==> run M: inputs <==
// top
module top(
    input logic clk,         
    input logic rst,         
    output logic RGB_R,      
    output logic RGB_G,      
    output logic RGB_B       
);
Settings: LEC_CHECK=0, ABC_AREA=0, CAP_MARGIN=20, CORE_MARGIN=2, CORE_UTILIZATION=72, CTS_CLUSTER_DIAMETER=398, CTS_CLUSTER_SIZE=10, PLACE_DENSITY=0.4, SETUP_SLACK_MARGIN=1.49, SLEW_MARGIN=20; clock period 5.07 ns.
run.sh (not shown) runs the stock make flow with config.mk's settings and CLKGATE_MAP_FILE=.
==> run K (differences from run M) <==
Settings changed: ABC_AREA 0 to 1, CORE_UTILIZATION 72 to 66, CTS_CLUSTER_DIAMETER 398 to 397, CTS_CLUSTER_SIZE 10 to unset, PLACE_DENSITY 0.4 to 0.35, SETUP_SLACK_MARGIN 1.49 to unset.
==> flow/constraint.sdc (replaced) <==
create_clock -name core_clock -period 9.65 [get_ports {clk}]
set_input_delay 1.9300 -clock core_clock [delete_from_list [all_inputs] [get_ports {clk}]]
set_output_delay 1.9300 -clock core_clock [all_outputs]
set_load 0.01 [all_outputs]
==> run D (differences from run M) <==
Settings changed: CAP_MARGIN 20 to 40, CELL_PAD_IN_SITES_DETAIL_PLACEMENT set to 0, CTS_CLUSTER_DIAMETER 398 to unset, CTS_CLUSTER_SIZE 10 to unset, MAX_ROUTING_LAYER set to met5, MIN_ROUTING_LAYER set to met1, PLACE_DENSITY 0.4 to unset, PLACE_DENSITY_LB_ADDON set to 0.0, SETUP_SLACK_MARGIN 1.49 to unset.
==> flow/constraint.sdc (replaced) <==
create_clock -name core_clock -period 10.8 [get_ports {clk}]
set_input_delay 2.1600 -clock core_clock [delete_from_list [all_inputs] [get_ports {clk}]]
set_output_delay 2.1600 -clock core_clock [all_outputs]
set_load 0.01 [all_outputs]
==> run H (differences from run M) <==
Settings changed: ABC_AREA 0 to 1, CTS_CLUSTER_DIAMETER 398 to unset, CTS_CLUSTER_SIZE 10 to 81, PLACE_DENSITY 0.4 to unset, PLACE_DENSITY_LB_ADDON set to 0.23, SETUP_SLACK_MARGIN 1.49 to unset.
==> flow/constraint.sdc (replaced) <==
create_clock -name core_clock -period 14.0 [get_ports {clk}]
set_input_delay 2.8000 -clock core_clock [delete_from_list [all_inputs] [get_ports {clk}]]
set_output_delay 2.8000 -clock core_clock [all_outputs]
set_load 0.01 [all_outputs]
==> comparison <==
Run M aborted during 4_1_cts, error DPL-0033. Run K produced a layout that fails on setup timing. Run D reached the layout checks and failed them: setup timing. Run H completed with no timing, DRC or antenna violations.
Fmax: run D is lower than run K (about 5.6%).
Sequential power, highest first: run K, run D, run H.
Register-to-register slack, lowest first: run K, run D, run H.
The lowest final cell count belongs to run D, the highest to run K.
Between run D and run K, the lower power is in run D (gap 3.1%, measured against run K).
Sequential share of layout area: run D is higher than run K (0.59 points).
The highest critical path depth belongs to run K, the lowest to run D.
First-iteration DRC count, highest first: run D, run K, run H.
Via count: run K > run D > run H.
==> figures <==
Result of the run: run H timing/DRC/antenna clean; run K complete, but fails checks; run M did not finish; run D complete, but fails checks
Last stage reached: run H -; run K -; run M 4_1_cts; run D -
Reasons for failing layout checks: run H -; run K setup timing; run M -; run D setup timing
Insertion delay at the late pin of the worst-skew pair: run H 0.36 ns; run K 0.34 ns; run M -; run D 0.36 ns
Post-layout instance count excluding filler cells: run H 3073; run K 3531; run M -; run D 3006
FP Core Util: run H 73.0%; run K 66.6%; run M 73.3%; run D 73.3%
Number of cells in the yosys synthesis report: run H 2750; run K 2750; run M 2413; run D 2413
Tally of unique sky130hd cells used after synthesis: run H 61; run K 61; run M 108; run D 108
Count of pins over their slew limit: run H 0; run K 0; run M -; run D 0
Hold Violations, Final: run H 0; run K 0; run M -; run D 0
Total number of tap cells: run H 341; run K 390; run M -; run D 341
Data required time of the worst path: run H 14.21 ns; run K 9.93 ns; run M -; run D 11.06 ns
Mean number of vias per cell: run H 5.78; run K 5.83; run M -; run D 6.57
Post-route total power: run H 510 µW; run K 683 µW; run M -; run D 662 µW
Critical Path Sink Type: run H flop; run K flop; run M -; run D flop
Total of max-cap violations: run H 0; run K 0; run M -; run D 0
CTS tree: run H built; run K built; run M -; run D built
Met2 usage in global routing: run H 66.1%; run K 68.1%; run M -; run D 73.5%
Max Fclk: run H 0.0804 GHz; run K 0.0946 GHz; run M -; run D 0.0893 GHz
Fraction of area in multi-input gates: run H 75.6%; run K 67.9%; run M -; run D 72.7%
Post-synthesis sequential area ratio: run H 7.87%; run K 7.87%; run M 7.82%; run D 7.82%

* * *

==> inputs of run C <==
==> flow/design.v <==
module top(
    input logic clk,         
    input logic rst,         
    output logic RGB_R,      
    output logic RGB_G,      
    output logic RGB_B       
);
    localparam CLK_FREQ = 12_000_000;  
    localparam PWM_RESOLUTION = 8;   
    localparam PWM_MAX = (1 << PWM_RESOLUTION) - 1;   
    localparam PWM_CYCLES = 256;   
    localparam DEGREES_MAX = 360;
    localparam CYCLES_PER_DEGREE = CLK_FREQ / DEGREES_MAX;   
    typedef enum logic [1:0] {
        STATE_PWM_COUNT,
        STATE_DEGREE_COUNT,
        STATE_HSV_CALC,
        STATE_PWM_OUTPUT
    } state_t;
    logic [PWM_RESOLUTION-1:0] pwm_counter;
    logic [PWM_RESOLUTION-1:0] red_pwm_value, green_pwm_value, blue_pwm_value;
    logic [31:0] degree_counter;
    logic [8:0] current_degree;
    state_t current_state;
    state_t next_state;
    always_ff @(posedge clk) begin
        if (rst) current_state <= STATE_PWM_COUNT;
        else current_state <= next_state;
    end
    always_comb begin  
        case (current_state)
            STATE_PWM_COUNT: begin
                if (degree_counter == CYCLES_PER_DEGREE - 1) begin
                    next_state = STATE_DEGREE_COUNT;
                end else begin
                    next_state = STATE_PWM_COUNT;
                end
            end
            STATE_DEGREE_COUNT: begin
                next_state = STATE_HSV_CALC;
            end
            STATE_HSV_CALC: begin
                next_state = STATE_PWM_OUTPUT;
            end
            STATE_PWM_OUTPUT: begin
                next_state = STATE_PWM_COUNT;
            end
            default: begin
                next_state = STATE_PWM_COUNT;
            end
        endcase
    end
    always_ff @(posedge clk) begin
        if (rst) begin
            pwm_counter <= 0;
            degree_counter <= 0;
            current_degree <= 0;
            red_pwm_value <= 0;
            green_pwm_value <= 0;
            blue_pwm_value <= 0;
        end else
        case (current_state)
            STATE_PWM_COUNT: begin
                pwm_counter <= pwm_counter + 1;                
                if (degree_counter == CYCLES_PER_DEGREE - 1) begin
                    degree_counter <= 0;
                end else begin
                    degree_counter <= degree_counter + 1;
                end
            end
            STATE_DEGREE_COUNT: begin
                if (current_degree == DEGREES_MAX - 1) begin
                    current_degree <= 0;
                end else begin
                    current_degree <= current_degree + 1;
                end
            end
            STATE_HSV_CALC: begin
                if (current_degree < 60) begin
                    red_pwm_value <= PWM_MAX;
                end else if (current_degree < 120) begin
                    red_pwm_value <= PWM_MAX - ((current_degree - 60) * PWM_MAX / 60);
                end else if (current_degree < 240) begin
                    red_pwm_value <= 0;
                end else if (current_degree < 300) begin
                    red_pwm_value <= (current_degree - 240) * PWM_MAX / 60;
                end else begin
                    red_pwm_value <= PWM_MAX;
                end
                if (current_degree < 60) begin
                    green_pwm_value <= current_degree * PWM_MAX / 60;
                end else if (current_degree < 180) begin
                    green_pwm_value <= PWM_MAX;
                end else if (current_degree < 240) begin
                    green_pwm_value <= PWM_MAX - ((current_degree - 180) * PWM_MAX / 60);
                end else begin
                    green_pwm_value <= 0;
                end
                if (current_degree < 120) begin
                    blue_pwm_value <= 0;
                end else if (current_degree < 180) begin
                    blue_pwm_value <= (current_degree - 120) * PWM_MAX / 60;
                end else if (current_degree < 300) begin
                    blue_pwm_value <= PWM_MAX;
                end else begin
                    blue_pwm_value <= PWM_MAX - ((current_degree - 300) * PWM_MAX / 60);
                end
            end
            STATE_PWM_OUTPUT: begin
            end
        endcase
    end
    assign RGB_R = (pwm_counter > red_pwm_value) ? 1'b1 : 1'b0;
    assign RGB_G = (pwm_counter > green_pwm_value) ? 1'b1 : 1'b0;
    assign RGB_B = (pwm_counter > blue_pwm_value) ? 1'b1 : 1'b0;
endmodule
==> flow/run.sh <==
#!/bin/bash
# the make line also repeats each setting of config.mk as NAME=value (left out here)
make -C /OpenROAD-flow-scripts/flow DESIGN_CONFIG=/design/flow/config.mk WORK_HOME=/design/flow/orfs CLKGATE_MAP_FILE= finish
==> flow/config.mk <==
export PLATFORM = sky130hd
export DESIGN_NAME = top
export DESIGN_NICKNAME = top
export VERILOG_FILES = /design/flow/design.v
export SDC_FILE = /design/flow/constraint.sdc
export NUM_CORES = 4
export LEC_CHECK = 0
export CAP_MARGIN = 20
export CORE_MARGIN = 2
export CORE_UTILIZATION = 40
export CTS_CLUSTER_DIAMETER = 398
export CTS_CLUSTER_SIZE = 95
export SLEW_MARGIN = 20
export TNS_END_PERCENT = 10
==> flow/constraint.sdc <==
create_clock -name core_clock -period 14.0 [get_ports {clk}]
set_input_delay 2.8000 -clock core_clock [delete_from_list [all_inputs] [get_ports {clk}]]
set_output_delay 2.8000 -clock core_clock [all_outputs]
set_load 0.01 [all_outputs]
==> run G: changes against run C <==
CORE_UTILIZATION = 72   (was 40)
CTS_CLUSTER_DIAMETER = default   (was 398)
CTS_CLUSTER_SIZE = 80   (was 95)
PLACE_DENSITY_LB_ADDON = 0.0   (was default)
SLEW_MARGIN = 30   (was 20)
TNS_END_PERCENT = default   (was 10)
==> flow/constraint.sdc (replaced) <==
create_clock -name core_clock -period 10.8 [get_ports {clk}]
set_input_delay 2.1600 -clock core_clock [delete_from_list [all_inputs] [get_ports {clk}]]
set_output_delay 2.1600 -clock core_clock [all_outputs]
set_load 0.01 [all_outputs]
==> qor summary <==
	run G	run C
Outcome	complete, but fails checks	timing/DRC/antenna clean
Violated checks	setup timing	-
HPWL Detailed	51.0 mm	48.3 mm
Comb pwr	0.0379 mW	0.0248 mW
# fillers	1487	4923
GR met1 Demand/Resource	0.518	0.307
Comb pwr share	0.059	0.053
Depth of the most critical reg-to-reg path	49	40
Number of clock buffers in the layout	9	10
Standard cell area after detailed placement	22000 um^2	20500 um^2
Clock network fraction of design power	0.489	0.470
Met3 Usage GRT	0.131	0.0299
Width of the chip	169 um	226 um
CP startpoint	current_degree[5]	current_degree[2]
Capture endpoint of the worst hold path	green_pwm_value[4]	current_state[0]
FF-to-FF Start	current_degree[5]	current_degree[2]
Violation count after the first detailed-route iteration	2319	1147
P_leak	11.0 nW	9.52 nW
Worst setup slack after placement	-0.398 ns	0.747 ns
Total met3 wirelength after detailed routing	7.34 mm	3.10 mm

* * *

==> exp/amber <==
// top: RTL as listed in full above, without the edits since
==> flow/config.mk <==
export PLATFORM = sky130hd
export DESIGN_NAME = top
export DESIGN_NICKNAME = top
export VERILOG_FILES = /design/flow/design.v
export SDC_FILE = /design/flow/constraint.sdc
export NUM_CORES = 4
export LEC_CHECK = 0
export CAP_MARGIN = 20
export CORE_ASPECT_RATIO = 0.53
export CORE_MARGIN = 2
export CORE_UTILIZATION = 18
export GPL_ROUTABILITY_DRIVEN = 1
export GPL_TIMING_DRIVEN = 0
export HOLD_SLACK_MARGIN = 0.27
export MAX_ROUTING_LAYER = met4
export SETUP_SLACK_MARGIN = 3.2
export SLEW_MARGIN = 20
export TNS_END_PERCENT = 20
==> flow/constraint.sdc <==
create_clock -name core_clock -period 23.7 [get_ports {clk}]
set_input_delay 4.7400 -clock core_clock [delete_from_list [all_inputs] [get_ports {clk}]]
set_output_delay 4.7400 -clock core_clock [all_outputs]
set_load 0.01 [all_outputs]
==> exp/xenon (differences from exp/amber) <==
==> flow/config.mk (replaced) <==
export PLATFORM = sky130hd
export DESIGN_NAME = top
export DESIGN_NICKNAME = top
export VERILOG_FILES = /design/flow/design.v
export SDC_FILE = /design/flow/constraint.sdc
export NUM_CORES = 4
export LEC_CHECK = 0
export CAP_MARGIN = 20
export CORE_MARGIN = 2
export CORE_UTILIZATION = 29
export SLEW_MARGIN = 20
==> flow/constraint.sdc (replaced) <==
create_clock -name core_clock -period 13.3 [get_ports {clk}]
set_input_delay 2.6600 -clock core_clock [delete_from_list [all_inputs] [get_ports {clk}]]
set_output_delay 2.6600 -clock core_clock [all_outputs]
set_load 0.01 [all_outputs]
==> exp/zinc (differences from exp/amber) <==
==> flow/config.mk (replaced) <==
export PLATFORM = sky130hd
export DESIGN_NAME = top
export DESIGN_NICKNAME = top
export VERILOG_FILES = /design/flow/design.v
export SDC_FILE = /design/flow/constraint.sdc
export NUM_CORES = 4
export LEC_CHECK = 0
export ABC_AREA = 1
export CAP_MARGIN = 20
export CORE_MARGIN = 2
export CORE_UTILIZATION = 72
export CTS_CLUSTER_DIAMETER = 398
export CTS_CLUSTER_SIZE = 98
export PLACE_DENSITY = 0.4
export SETUP_SLACK_MARGIN = 1.49
export SLEW_MARGIN = 20
==> flow/constraint.sdc (replaced) <==
create_clock -name core_clock -period 5.07 [get_ports {clk}]
set_input_delay 1.0140 -clock core_clock [delete_from_list [all_inputs] [get_ports {clk}]]
set_output_delay 1.0140 -clock core_clock [all_outputs]
set_load 0.01 [all_outputs]
==> results <==
metric	exp/xenon	exp/zinc	exp/amber
Run status	timing/DRC/antenna clean	aborted with a tool error	timing/DRC/antenna clean
Failing step	-	4_1_cts	-
Insertion delay to the later sink of the worst-skew pair	340 ps	-	350 ps
Met3 routed wirelength	3.43 mm	-	10.4 mm
Worst setup path start	current_degree[6]$_SDFFE_PP0P_	-	current_degree[4]$_SDFFE_PP0P_
Flip-flop and latch power	0.235 mW	-	0.132 mW
Final core utilization	31.8%	-	20.2%
Switch Pwr	0.124 mW	-	0.0695 mW
DRT iter0 DRCs	1427	-	1867
Clock network power consumption	0.278 mW	-	0.143 mW
Startpoint type of the worst setup path	register	-	register
Register fraction of the total cell area	7.24%	-	7.03%
Worst Hold Launch	current_state[3]$_DFF_P_	-	current_state[3]$_DFF_P_
Minimum period implied by the final worst setup slack	12540 ps	-	15770 ps

* * *

==> job 8394 <==
RTL: the design.v shown in full above, as it stands there.
export LEC_CHECK = 0
export CAP_MARGIN = 20
export CORE_MARGIN = 2
export CORE_UTILIZATION = 72
export CTS_CLUSTER_DIAMETER = 363
export PLACE_DENSITY_LB_ADDON = 0.0
export SLEW_MARGIN = 20
export TNS_END_PERCENT = 5
create_clock -name core_clock -period 10.8 [get_ports {clk}]
==> job 7377 (differences from job 8394) <==
Settings changed: CTS_CLUSTER_DIAMETER 363 to unset, CTS_CLUSTER_SIZE set to 80, HOLD_SLACK_MARGIN set to 0.29, SLEW_MARGIN 20 to 30, TNS_END_PERCENT 5 to unset.
==> flow/constraint.sdc (replaced) <==
create_clock -name core_clock -period 10.6 [get_ports {clk}]
set_input_delay 2.1200 -clock core_clock [delete_from_list [all_inputs] [get_ports {clk}]]
set_output_delay 2.1200 -clock core_clock [all_outputs]
set_load 0.01 [all_outputs]
==> job 6858 (differences from job 8394) <==
Settings changed: CORE_UTILIZATION 72 to 40, CTS_CLUSTER_DIAMETER 363 to 180, CTS_CLUSTER_SIZE set to 91, PLACE_DENSITY_LB_ADDON 0.0 to unset, TNS_END_PERCENT 5 to 15.
==> flow/constraint.sdc (replaced) <==
create_clock -name core_clock -period 14.0 [get_ports {clk}]
set_input_delay 2.8000 -clock core_clock [delete_from_list [all_inputs] [get_ports {clk}]]
set_output_delay 2.8000 -clock core_clock [all_outputs]
set_load 0.01 [all_outputs]
==> summary of the runs <==
Job 7377 died in global routing on GRT-0232. Job 6858 passed the timing, design-rule and antenna checks. Job 8394 finished but failed the layout checks on setup timing. Of job 8394 and job 6858, job 8394 has the higher fmax (gap about 17%, measured against job 6858). Against job 8394, the sequential share of layout area of job 6858 is higher by 0.72 points. Between job 6858 and job 8394, the lower register-to-register slack is in job 8394 (gap 1.3 ns). In job 6858 the clock power is smaller than in job 8394, by about 30%. Between job 6858 and job 8394, the lower combinational power is in job 6858 (gap 33%, measured against job 8394). In job 8394 the clock-buffer cell count is lower than in job 6858, by 1.
==> figures <==
                                                                               job 6858                   job 7377                        job 8394
Final standard cell area without fillers                                      20800 um2                          -                       23300 um2
CP Launch Point                                          current_degree[2]$_SDFFE_PP0P_                          -  current_degree[7]$_SDFFE_PP0P_
Total number of multi-input combinational cells                                    1806                          -                            1806
Post-cts sizing count                                                                 0                        129                              94
Post-route non-filler standard cell count                                          3057                          -                            3004
Reg area                                                                       1540 um2                          -                        1560 um2
Result of the run                                                        finished clean  aborted with a tool error                 failed layout checks
Last stage reached                                                                    -             global routing                               -
Violated checks                                                                       -                          -                    setup timing
Post-route setup TNS                                                               0 ns                          -                        -1.47 ns
Setup repair bufs after CTS                                                           0                         43                              23
Core area                                                                     48700 um2                  26900 um2                       26900 um2
Capture instance of the worst register-to-register path  blue_pwm_value[0]$_SDFFE_PP0P_                          -  blue_pwm_value[0]$_SDFFE_PP0P_
Via density per instance                                                           5.55                          -                            6.50
Worst path buffer plus inverter count                                                 6                          -                              11
No activity file was given, so power comes from the tool's default toggle rates.
